==> inputs of v34 <==
==> flow/design.v <==
`timescale 1ns / 1ps
module bcdSubDigit(
    input  [3:0] a,
    input  [3:0] b,
    input  borrowIn,
    output reg [3:0] result,
    output reg     borrowOut
);
    wire [4:0] tempSubBinary = a - b - (borrowIn ? 1'b1 : 1'b0); 
    always @(*) begin
        if (tempSubBinary[4] == 1) begin
            borrowOut = 1;
            result = tempSubBinary + 10; 
        end else begin
            borrowOut = 0;
            result = tempSubBinary[3:0];
        end
    end
endmodule
`timescale 1ns / 1ps
module buttonSyncPulse(
    input  clk,
    input  resetPulse,
    input  button,
    output buttonPulse
);
    parameter DEBOUNCE_CLKS = 240000;
    reg [$clog2(DEBOUNCE_CLKS)-1:0] debounceCounter; 
    reg debouncedButton; 
    always @(posedge clk) begin
        if (~resetPulse) begin 
            debounceCounter <= 0;
            debouncedButton <= 1; 
        end else begin
            if (button != debouncedButton) begin
                if (debounceCounter == (DEBOUNCE_CLKS - 1)) begin
                    debouncedButton <= button; 
                    debounceCounter <= 0; 
                end else begin
                    debounceCounter <= debounceCounter + 1;
                end
            end else begin
                debounceCounter <= 0;
            end
        end
    end
    reg debouncedButtonSync1;
    reg debouncedButtonSync2; 
    always @(posedge clk) begin
        if (~resetPulse) begin 
            debouncedButtonSync1 <= 1;
            debouncedButtonSync2 <= 1;
        end else begin
            debouncedButtonSync1 <= debouncedButton;       
            debouncedButtonSync2 <= debouncedButtonSync1; 
        end
    end
    reg debouncedButtonSync2Delayed; 
    always @(posedge clk) begin
        if (~resetPulse) begin 
            debouncedButtonSync2Delayed <= 1;
        end else begin
            debouncedButtonSync2Delayed <= debouncedButtonSync2; 
        end
    end
    assign buttonPulse = !debouncedButtonSync2 && debouncedButtonSync2Delayed;
endmodule
`timescale 1ns / 1ps
module systemResetHandler(
    input  clk,
    input  reset,
    output resetPulse
);
    parameter DEBOUNCE_CLKS = 240000;
    reg [$clog2(DEBOUNCE_CLKS)-1:0] debounceCounter;
    reg debouncedReset;
    always @(posedge clk) begin 
        if (reset != debouncedReset) begin
            if (debounceCounter == (DEBOUNCE_CLKS - 1)) begin
                debouncedReset <= reset;
                debounceCounter <= 0;
            end else begin
                debounceCounter <= debounceCounter + 1;
            end
        end else begin
            debounceCounter <= 0;
        end
    end
    assign resetPulse = ~debouncedReset; 
endmodule
`timescale 1ns / 1ps
module SevenSegmentALU(
    input clk, 
    input reset,
    input onesBtn, 
    input tensBtn, 
    input hundredsBtn, 
    input sign, 
    input enter, 
    output [6:0] seg,
    output [3:0] anode 
);
    parameter DEBOUNCE_CLKS = 1000;
    wire resetPulse;
    systemResetHandler #(.DEBOUNCE_CLKS(DEBOUNCE_CLKS)) resetHandlerInstance (
        .clk(clk),
        .reset(reset),
        .resetPulse(resetPulse)
    );
    wire onesBtnPulse;
    buttonSyncPulse #(.DEBOUNCE_CLKS(DEBOUNCE_CLKS)) onesBtnGen (
        .clk(clk),
        .resetPulse(resetPulse), 
        .button(onesBtn),
        .buttonPulse(onesBtnPulse)
    );
    wire tensBtnPulse;
    buttonSyncPulse #(.DEBOUNCE_CLKS(DEBOUNCE_CLKS)) tensBtnGen (
        .clk(clk),
        .resetPulse(resetPulse), 
        .button(tensBtn),
        .buttonPulse(tensBtnPulse)
    );
    wire hundredsBtnPulse;
    buttonSyncPulse #(.DEBOUNCE_CLKS(DEBOUNCE_CLKS)) hundredsBtnGen (
        .clk(clk),
        .resetPulse(resetPulse), 
        .button(hundredsBtn),
        .buttonPulse(hundredsBtnPulse)
    );
    wire signPulse;
    buttonSyncPulse #(.DEBOUNCE_CLKS(DEBOUNCE_CLKS)) signBtnGen (
        .clk(clk),
        .resetPulse(resetPulse), 
        .button(sign),
        .buttonPulse(signPulse)
    );
    wire enterPulse;
    buttonSyncPulse #(.DEBOUNCE_CLKS(DEBOUNCE_CLKS)) enterBtnGen (
        .clk(clk),
        .resetPulse(resetPulse), 
        .button(enter),
        .buttonPulse(enterPulse)
    );
    reg [3:0] bcdOnes;
    reg [3:0] bcdTens;
    reg [3:0] bcdHundreds;
    reg [3:0] bcdThousands;
    wire numberOn; 
    wire finished; 
    reg [15:0] firstNumber;
    reg [15:0] secondNumber;
    reg [15:0] sum;
    reg [16:0] carry;
    reg [2:0] state;
    localparam STATE_INPUT_1        = 3'd0;
    localparam STATE_WAIT_1         = 3'd1;
    localparam STATE_INPUT_2        = 3'd2;
    localparam STATE_WAIT_2         = 3'd3;
    localparam STATE_CALC           = 3'd4;
    localparam STATE_UPDATE_DISPLAY = 3'd5;
    localparam STATE_DONE           = 3'd6;
    assign numberOn = (state == STATE_INPUT_2);
    assign finished = (state == STATE_DONE);
    wire [3:0] firstNumberThousandsVal  = firstNumber[15:12];
    wire [3:0] firstNumberHundredsVal = firstNumber[11:8];
    wire [3:0] firstNumberTensVal     = firstNumber[7:4];
    wire [3:0] firstNumberOnesVal     = firstNumber[3:0];
    wire [3:0] secondNumberThousandsVal = secondNumber[15:12];
    wire [3:0] secondNumberHundredsVal  = secondNumber[11:8];
    wire [3:0] secondNumberTensVal      = secondNumber[7:4];
    wire [3:0] secondNumberOnesVal      = secondNumber[3:0];
    reg [3:0] addResultOnes;
    reg [3:0] addResultTens;
    reg [3:0] addResultHundreds;
    reg carryOneAdd;
    reg carryTenAdd;
    reg carryHundredAdd;
    wire [15:0] sameSignCalculatedSum = {firstNumberThousandsVal, addResultHundreds, addResultTens, addResultOnes};
    always @(*) begin 
        if ((firstNumberOnesVal + secondNumberOnesVal) > 9) begin
            addResultOnes = firstNumberOnesVal + secondNumberOnesVal + 6;
            carryOneAdd = 1;
        end else begin
            addResultOnes = firstNumberOnesVal + secondNumberOnesVal;
            carryOneAdd = 0;
        end
        if ((firstNumberTensVal + secondNumberTensVal + carryOneAdd) > 9) begin
            addResultTens = firstNumberTensVal + secondNumberTensVal + carryOneAdd + 6;
            carryTenAdd = 1;
        end else begin
            addResultTens = firstNumberTensVal + secondNumberTensVal + carryOneAdd;
            carryTenAdd = 0;
        end
        if ((firstNumberHundredsVal + secondNumberHundredsVal + carryTenAdd) > 9) begin
            addResultHundreds = firstNumberHundredsVal + secondNumberHundredsVal + carryTenAdd + 6;
            carryHundredAdd = 1;
        end else begin
            addResultHundreds = firstNumberHundredsVal + secondNumberHundredsVal + carryTenAdd;
            carryHundredAdd = 0;
        end
    end
    wire isFirstMagnitudeGreater = (firstNumber[11:0] > secondNumber[11:0]);
    wire areMagnitudesEqual      = (firstNumber[11:0] == secondNumber[11:0]);
    wire [3:0] largerMagnitudeHundreds  = isFirstMagnitudeGreater ? firstNumberHundredsVal : secondNumberHundredsVal;
    wire [3:0] largerMagnitudeTens      = isFirstMagnitudeGreater ? firstNumberTensVal     : secondNumberTensVal;
    wire [3:0] largerMagnitudeOnes      = isFirstMagnitudeGreater ? firstNumberOnesVal     : secondNumberOnesVal;
    wire [3:0] smallerMagnitudeHundreds = isFirstMagnitudeGreater ? secondNumberHundredsVal : firstNumberHundredsVal;
    wire [3:0] smallerMagnitudeTens     = isFirstMagnitudeGreater ? secondNumberTensVal     : firstNumberTensVal;
    wire [3:0] smallerMagnitudeOnes     = isFirstMagnitudeGreater ? secondNumberOnesVal     : firstNumberOnesVal;
    wire [3:0] resultMagnitudeHundreds, resultMagnitudeTens, resultMagnitudeOnes;
    wire borrowOutOnes, borrowOutTens, borrowOutHundreds;
    bcdSubDigit subOnesInstance (
        .a(largerMagnitudeOnes),
        .b(smallerMagnitudeOnes),
        .borrowIn(1'b0),
        .result(resultMagnitudeOnes),
        .borrowOut(borrowOutOnes)
    );
    bcdSubDigit subTensInstance (
        .a(largerMagnitudeTens),
        .b(smallerMagnitudeTens),
        .borrowIn(borrowOutOnes),
        .result(resultMagnitudeTens),
        .borrowOut(borrowOutTens)
    );
    bcdSubDigit subHundredsInstance (
        .a(largerMagnitudeHundreds),
        .b(smallerMagnitudeHundreds),
        .borrowIn(borrowOutTens),
        .result(resultMagnitudeHundreds),
        .borrowOut(borrowOutHundreds)
    );
    wire [3:0] finalSumSign = areMagnitudesEqual ? 15 : (isFirstMagnitudeGreater ? firstNumberThousandsVal : secondNumberThousandsVal);
    wire [15:0] differentSignCalculatedSum = {finalSumSign, resultMagnitudeHundreds, resultMagnitudeTens, resultMagnitudeOnes};
    always @(posedge clk) begin
        if (~resetPulse) begin
            bcdOnes <= 0;
            bcdTens <= 0;
            bcdHundreds <= 0;
            bcdThousands <= 15;
            firstNumber <= 0;
            secondNumber <= 0;
            sum <= 0;
            carry <= 0;
            state <= STATE_INPUT_1;
        end else begin
            case (state)
                STATE_INPUT_1: begin
                    if (enterPulse) begin
                        firstNumber <= {bcdThousands, bcdHundreds, bcdTens, bcdOnes};
                        state <= STATE_WAIT_1;
                    end else begin
                        if (onesBtnPulse) begin
                            if (bcdOnes == 9) begin
                                bcdOnes <= 0;
                            end else begin
                                bcdOnes <= bcdOnes + 1;
                            end
                        end
                        if (tensBtnPulse) begin
                            if (bcdTens == 9) begin
                                bcdTens <= 0;
                            end else begin
                                bcdTens <= bcdTens + 1;
                            end
                        end
                        if (hundredsBtnPulse) begin
                            if (bcdHundreds == 9) begin
                                bcdHundreds <= 0;
                            end else begin
                                bcdHundreds <= bcdHundreds + 1;
                            end
                        end
                        if (signPulse) begin
                            case(bcdThousands)
                                15: bcdThousands <= 14;
                                14: bcdThousands <= 15;
                                default: bcdThousands <= 15;
                            endcase
                        end
                    end
                end
                STATE_WAIT_1: begin
                    if (~enter) begin
                        bcdOnes <= 0;
                        bcdTens <= 0;
                        bcdHundreds <= 0;
                        bcdThousands <= 15;
                        state <= STATE_INPUT_2;
                    end
                end
                STATE_INPUT_2: begin
                    if (enterPulse) begin
                        secondNumber <= {bcdThousands, bcdHundreds, bcdTens, bcdOnes};
                        state <= STATE_WAIT_2;
                    end else begin
                        if (onesBtnPulse) begin
                            if (bcdOnes == 9) begin
                                bcdOnes <= 0;
                            end else begin
                                bcdOnes <= bcdOnes + 1;
                            end
                        end
                        if (tensBtnPulse) begin
                            if (bcdTens == 9) begin
                                bcdTens <= 0;
                            end else begin
                                bcdTens <= bcdTens + 1;
                            end
                        end
                        if (hundredsBtnPulse) begin
                            if (bcdHundreds == 9) begin
                                bcdHundreds <= 0;
                            end else begin
                                bcdHundreds <= bcdHundreds + 1;
                            end
                        end
                        if (signPulse) begin
                            case(bcdThousands)
                                15: bcdThousands <= 14;
                                14: bcdThousands <= 15;
                                default: bcdThousands <= 15;
                            endcase
                        end
                    end
                end
                STATE_WAIT_2: begin
                    if (~enter) begin
                        state <= STATE_CALC;
                    end
                end
                STATE_CALC: begin
                    if (firstNumberThousandsVal == secondNumberThousandsVal) begin
                        sum <= sameSignCalculatedSum;
                        carry[16] <= carryHundredAdd;
                    end else begin 
                        sum <= differentSignCalculatedSum;
                        carry <= 0;
                    end
                    state <= STATE_UPDATE_DISPLAY;
                end
                STATE_UPDATE_DISPLAY: begin
                    bcdOnes <= sum[3:0];
                    bcdTens <= sum[7:4];
                    bcdHundreds <= sum[11:8];
                    bcdThousands <= sum[15:12];
                    state <= STATE_DONE;
                end
                STATE_DONE: begin
                end
            endcase
        end
    end
    parameter MUX_COUNT_MAX = 3000;
    reg [11:0] muxClkCounter;
    reg muxPulse;
    reg [1:0] digitSelector;
    reg [3:0] currentDisplayBcd;
    reg [3:0] anodeOutputReg;
    assign anode = anodeOutputReg;
    always @(posedge clk) begin
        if (~resetPulse) begin
            muxClkCounter <= 0;
            muxPulse <= 0;
            digitSelector <= 0;
            anodeOutputReg <= 4'b1111;
            currentDisplayBcd <= 0;
        end else begin
            if (muxClkCounter == MUX_COUNT_MAX - 1) begin
                muxClkCounter <= 0;
                muxPulse <= 1;
                digitSelector <= digitSelector + 1;
            end else begin
                muxClkCounter <= muxClkCounter + 1;
                muxPulse <= 0;
            end
            if (muxPulse) begin
                case (digitSelector)
                    2'd0: begin
                        anodeOutputReg <= 4'b1110;
                        currentDisplayBcd <= bcdOnes;
                    end
                    2'd1: begin
                        anodeOutputReg <= 4'b1101;
                        currentDisplayBcd <= bcdTens;
                    end
                    2'd2: begin
                        anodeOutputReg <= 4'b1011;
                        currentDisplayBcd <= bcdHundreds;
                    end
                    2'd3: begin
                        anodeOutputReg <= 4'b0111;
                        currentDisplayBcd <= bcdThousands;
                    end
                endcase
            end
        end
    end
    reg [6:0] segOutReg;
    assign seg = segOutReg;
    always @(*) begin
        case(currentDisplayBcd)
            4'b0000: segOutReg = 7'b0111111;
            4'b0001: segOutReg = 7'b0000110;
            4'b0010: segOutReg = 7'b1011011;
            4'b0011: segOutReg = 7'b1001111;
            4'b0100: segOutReg = 7'b1100110;
            4'b0101: segOutReg = 7'b1101101;
            4'b0110: segOutReg = 7'b1111101;
            4'b0111: segOutReg = 7'b0000111;
            4'b1000: segOutReg = 7'b1111111;
            4'b1001: segOutReg = 7'b1101111;
            4'b1110: segOutReg = 7'b1000000;
            4'b1111: segOutReg = 7'b0000000;
            default: segOutReg = 7'b0000000;
        endcase
    end
endmodule
==> flow/run.sh <==
#!/bin/bash
# the make line also repeats each setting of config.mk as NAME=value (left out here)
make -C /OpenROAD-flow-scripts/flow DESIGN_CONFIG=/design/flow/config.mk WORK_HOME=/design/flow/orfs CLKGATE_MAP_FILE= finish
==> flow/config.mk <==
export PLATFORM = sky130hd
export DESIGN_NAME = SevenSegmentALU
export DESIGN_NICKNAME = SevenSegmentALU
export VERILOG_FILES = /design/flow/design.v
export SDC_FILE = /design/flow/constraint.sdc
export NUM_CORES = 4
export LEC_CHECK = 0
export ABC_AREA = 1
export CAP_MARGIN = 10
export CELL_PAD_IN_SITES_GLOBAL_PLACEMENT = 1
export CORE_MARGIN = 2
export CORE_UTILIZATION = 71
export CTS_CLUSTER_DIAMETER = 237
export GPL_TIMING_DRIVEN = 0
export SLEW_MARGIN = 20
export TNS_END_PERCENT = 65
==> flow/constraint.sdc <==
create_clock -name core_clock -period 10.0 [get_ports {clk}]
set_input_delay 2.0000 -clock core_clock [delete_from_list [all_inputs] [get_ports {clk}]]
set_output_delay 2.0000 -clock core_clock [all_outputs]
set_load 0.01 [all_outputs]
==> v2: changes against v34 <==
- CAP_MARGIN: 10 -> 20
- CELL_PAD_IN_SITES_GLOBAL_PLACEMENT: 1 -> unset
- CORE_UTILIZATION: 71 -> 60
- CTS_CLUSTER_DIAMETER: 237 -> unset
- GPL_TIMING_DRIVEN: 0 -> unset
- TNS_END_PERCENT: 65 -> unset
==> flow/constraint.sdc (replaced) <==
create_clock -name core_clock -period 11.3 [get_ports {clk}]
set_input_delay 2.2600 -clock core_clock [delete_from_list [all_inputs] [get_ports {clk}]]
set_output_delay 2.2600 -clock core_clock [all_outputs]
set_load 0.01 [all_outputs]
==> v30: changes against v34 <==
- ABC_AREA: 1 -> 0
- CAP_MARGIN: 10 -> 20
- CELL_PAD_IN_SITES_GLOBAL_PLACEMENT: 1 -> unset
- CORE_UTILIZATION: 71 -> 15
- CTS_CLUSTER_DIAMETER: 237 -> 373
- CTS_CLUSTER_SIZE: unset -> 99
- GPL_TIMING_DRIVEN: 0 -> unset
- HOLD_SLACK_MARGIN: unset -> -0.1
- PLACE_DENSITY: unset -> 0.88
- SLEW_MARGIN: 20 -> 30
- TNS_END_PERCENT: 65 -> 35
==> qor summary <==
quantity	v2	v34	v30
Worst r2r dst	sum[9]	-	sum[11]
Power group with the largest share	registers	-	registers
Layout Area Growth over Synthesis	9.50%	-	17.6%
HPWL after DPL	13.5 mm	-	13.3 mm
Post-route clock skew	5.12 ps	-	10.5 ps
Internal Pwr Total	956 uW	-	1060 uW
Number of rows in the core area	45	41	90
End point of the worst hold path	tensBtnGen.debouncedButtonSync2	-	hundredsBtnGen.debouncedButtonSync2
Clock-pin transition on the worst setup and hold timing paths	70 ps	-	80 ps
Floorplan utilization	0.611	0.727	0.151
Status	no timing/DRC/antenna violations	stopped before the end	no timing/DRC/antenna violations
Last stage reached	-	3_1_place_gp_skip_io	-
Post-Layout Cell Count	1443	-	1859
Pins Over Slew Limit	0	-	0
Number of iterations in the first detailed-routing pass	5	-	5
Combinational share of power	0.007	-	0.008
Port Buffer Count	17	-	17
Global-route usage over all layers	0.242	-	0.0627
Number of buffers added by the clock tree synthesis step	17	-	17
Worst path required time	11660 ps	-	10340 ps
Overall power	1220 uW	-	1400 uW
Switching power	262 uW	-	336 uW
Reg-to-reg slack, setup	5830 ps	-	3760 ps
Count of buffering cells on the critical path with inverters included	11	-	3
Power and IR drop assume default switching activity.
